Setup of lane 1:
Design soc_top, start of the top module:
module soc_top (
    input wire clk,
    input wire reset_n,
    input wire [31:0] cpu_addr,
    input wire [31:0] cpu_data_out,
    input wire cpu_write_enable,
    input wire cpu_read_enable,
    input wire cpu_interrupt_ack,
    output wire [31:0] cpu_data_in,
    output wire [7:0] led_out,
    output wire timer_interrupt,
    output wire [7:0] timer_count,
    output wire [31:0] ram_data_out,
    output wire [7:0] ram_addr_debug
);
    wire timer_select;
    wire led_select;
    wire ram_select;
    wire [31:0] timer_data_out;
    wire timer_ready;
    wire [31:0] led_data_out;
    wire led_ready;
    wire [31:0] ram_data_out_int;
    wire ram_ready;
    assign timer_select = (cpu_addr[31:16] == 16'h4000);   
    assign led_select   = (cpu_addr[31:16] == 16'h4001);   
    assign ram_select   = (cpu_addr[31:16] == 16'h2000);   
    assign cpu_data_in = timer_select ? timer_data_out :
                        led_select   ? led_data_out :
                        ram_select   ? ram_data_out_int :
                        32'h00000000;
    timer_peripheral timer_inst (
        .clk(clk),
        .reset_n(reset_n),
        .addr(cpu_addr[15:0]),
        .data_in(cpu_data_out),
        .data_out(timer_data_out),
        .write_enable(cpu_write_enable & timer_select),
        .read_enable(cpu_read_enable & timer_select),
        .interrupt(timer_interrupt),
        .interrupt_ack(cpu_interrupt_ack),
        .ready(timer_ready),
        .timer_count(timer_count)
    );
    led_gpio_peripheral led_inst (
        .clk(clk),
        .reset_n(reset_n),
        .addr(cpu_addr[15:0]),
        .data_in(cpu_data_out),
        .data_out(led_data_out),
        .write_enable(cpu_write_enable & led_select),
        .read_enable(cpu_read_enable & led_select),
        .led_out(led_out),
        .ready(led_ready)
    );
    memory_peripheral ram_inst (
        .clk(clk),
        .reset_n(reset_n),
        .addr(cpu_addr[15:0]),
        .data_in(cpu_data_out),
  ...
For scale: ~2200 flip-flops, about 160 I/O pins, ~0.094 mm2 of cells after synthesis.
make LEC_CHECK=0 CAP_MARGIN=20 CORE_MARGIN=2 CORE_UTILIZATION=72 CTS_CLUSTER_SIZE=54 PLACE_DENSITY=0.65 SLEW_MARGIN=20 finish   # period 4.06 ns
run.sh (not shown) runs the stock make flow with config.mk's settings and CLKGATE_MAP_FILE=.
Lane 1 was carried through to the last stage, and its layout satisfied the timing, DRC and antenna checks.
Edits applied to the flow inputs when going from lane 1 to lane 2:
Settings: putting PLACE_DENSITY_LB_ADDON at 0.14 where nothing was set; putting MIN_ROUTING_LAYER at met1 where nothing was set; putting SETUP_SLACK_MARGIN at 1.39 where nothing was set; swapping 72 for 49 in CORE_UTILIZATION; putting ABC_AREA at 1 where nothing was set; clearing CTS_CLUSTER_SIZE, which used to be 54; putting CTS_CLUSTER_DIAMETER at 123 where nothing was set; clearing PLACE_DENSITY, which used to be 0.65; swapping 4.06 for 10.8 in the clock period (ns, I/O delays scaled along).
==> results <==
Relative to lane 1, the post-synth area from yosys stat measured on lane 2 has increased by a few percent.
When lane 2 is measured against lane 1, its power density of the placed cells turns out 240 mW/mm2 lower.
Side by side, power turned out lower in lane 2 than in lane 1.
Maximum number of pins on one net before global-route repair: lower on lane 1
Row share of total power in sequential cells: lane 2 lower / lane 1 higher
Lane 2: sequential share of layout area is 1.1 points higher than what lane 1 reported.
Looking at worst setup path endpoint, the cpu_data_in[4] result is from lane 2; the cpu_data_in[26] one comes from lane 1.
Between lane 1 and lane 2, the difference in number of enable flip-flop cells is negligible.
For lane 2, the worst setup path startpoint was cpu_addr[19], unlike lane 1, where it was cpu_addr[25].
On routed wire length, the lower figure sits with lane 2, not lane 1.
### lane 2 -> lane 3
Settings: PLACE_DENSITY_LB_ADDON changed from 0.14 to 0.1; CTS_CLUSTER_DIAMETER changed from 123 to 25; ABC_AREA removed (was 1); SETUP_SLACK_MARGIN changed from 1.39 to 1.18; CTS_CLUSTER_SIZE newly set to 58; CELL_PAD_IN_SITES_GLOBAL_PLACEMENT newly set to 0; TNS_END_PERCENT newly set to 40; CORE_ASPECT_RATIO newly set to 1.05; CORE_UTILIZATION changed from 49 to 72; the clock period (ns, I/O delays scaled along) changed from 10.8 to 4.07.
==> results <==
The log for lane 3 ends in global routing (5_1_grt) with error ODB-0269, so the run never completed. Post-synthesis simple-gate area fraction ended up 23 points lower on lane 3 than on lane 2. Looking at hold-fix buffer count after cts, lane 3 sits 1 above lane 2. Between lane 3 and lane 2, the clock buffer count from CTS is lower for lane 2. Synthesized cell area (lower): lane 3. Diff lane 2 -> lane 3 | height of the die | decrease of 76 um. Looking only at synthesized cell count, and setting everything else aside, the higher value of lane 3 and lane 2 goes to lane 2. Summary of lane 3 over lane 2: post-synthesis xor/xnor area fraction level; total die size moved down. The final reports for lane 3 and lane 2 show effective utilization at floorplan higher in the former.
Modified inputs, lane 4 compared to lane 3
Settings: a deleted PLACE_DENSITY_LB_ADDON that had been 0.1; a deleted SETUP_SLACK_MARGIN that had been 1.18; a deleted CORE_ASPECT_RATIO that had been 1.05; a change of CORE_UTILIZATION from 72 to 64; a deleted CELL_PAD_IN_SITES_GLOBAL_PLACEMENT that had been 0; a deleted CTS_CLUSTER_SIZE that had been 58; a deleted TNS_END_PERCENT that had been 40; a deleted CTS_CLUSTER_DIAMETER that had been 25; a deleted MIN_ROUTING_LAYER that had been met1; a change of the clock period (ns, I/O delays scaled along) from 4.07 to 5.41.
==> results <==
Of lane 3 and lane 4, only lane 4 finishes the flow clean.
As the logs show, lane 3 stopped at global routing (5_1_grt) after a tool error, so it never reached the end of the flow.
| share of the synthesized netlist area taken by xor and xnor gates | lane 3 vs lane 4 | ≈ equal |
Lane 4 against lane 3; number of buffers created by CTS is down by more than half.
Of lane 4 and lane 3, it is lane 4 that has the lower post-cts repair resize count.
Measured against lane 4, the final estimated routing congestion in global placement of lane 3 comes out at 1.05 times the reference value.
Inputs modified between lane 4 and lane 5:
Settings: setting PLACE_DENSITY to 0.5 for the first time; changing CORE_UTILIZATION from 64 to 35; changing the clock period (ns, I/O delays scaled along) from 5.41 to 10.0.
## What came out
Global-route usage, lane 5 and lane 4, higher one = lane 4. Delta (lane 5 minus lane 4): signed area change from the synthesized netlist to the final layout went up; logic depth of the worst path, buffers included now smaller. Between lane 4 and lane 5, met3 wire length decreased. Lane 5 against lane 4; chip width is up by more than a quarter. Lane 5 has count of buffer and inverter cells on the critical path below what lane 4 had. Re clock tree cell share of total cell area: lane 5 and lane 4 aren't equal, and the higher value belongs to lane 5. Lane 5 against lane 4; placed instance count is up by more than 10%.
Power and IR drop assume default switching activity.
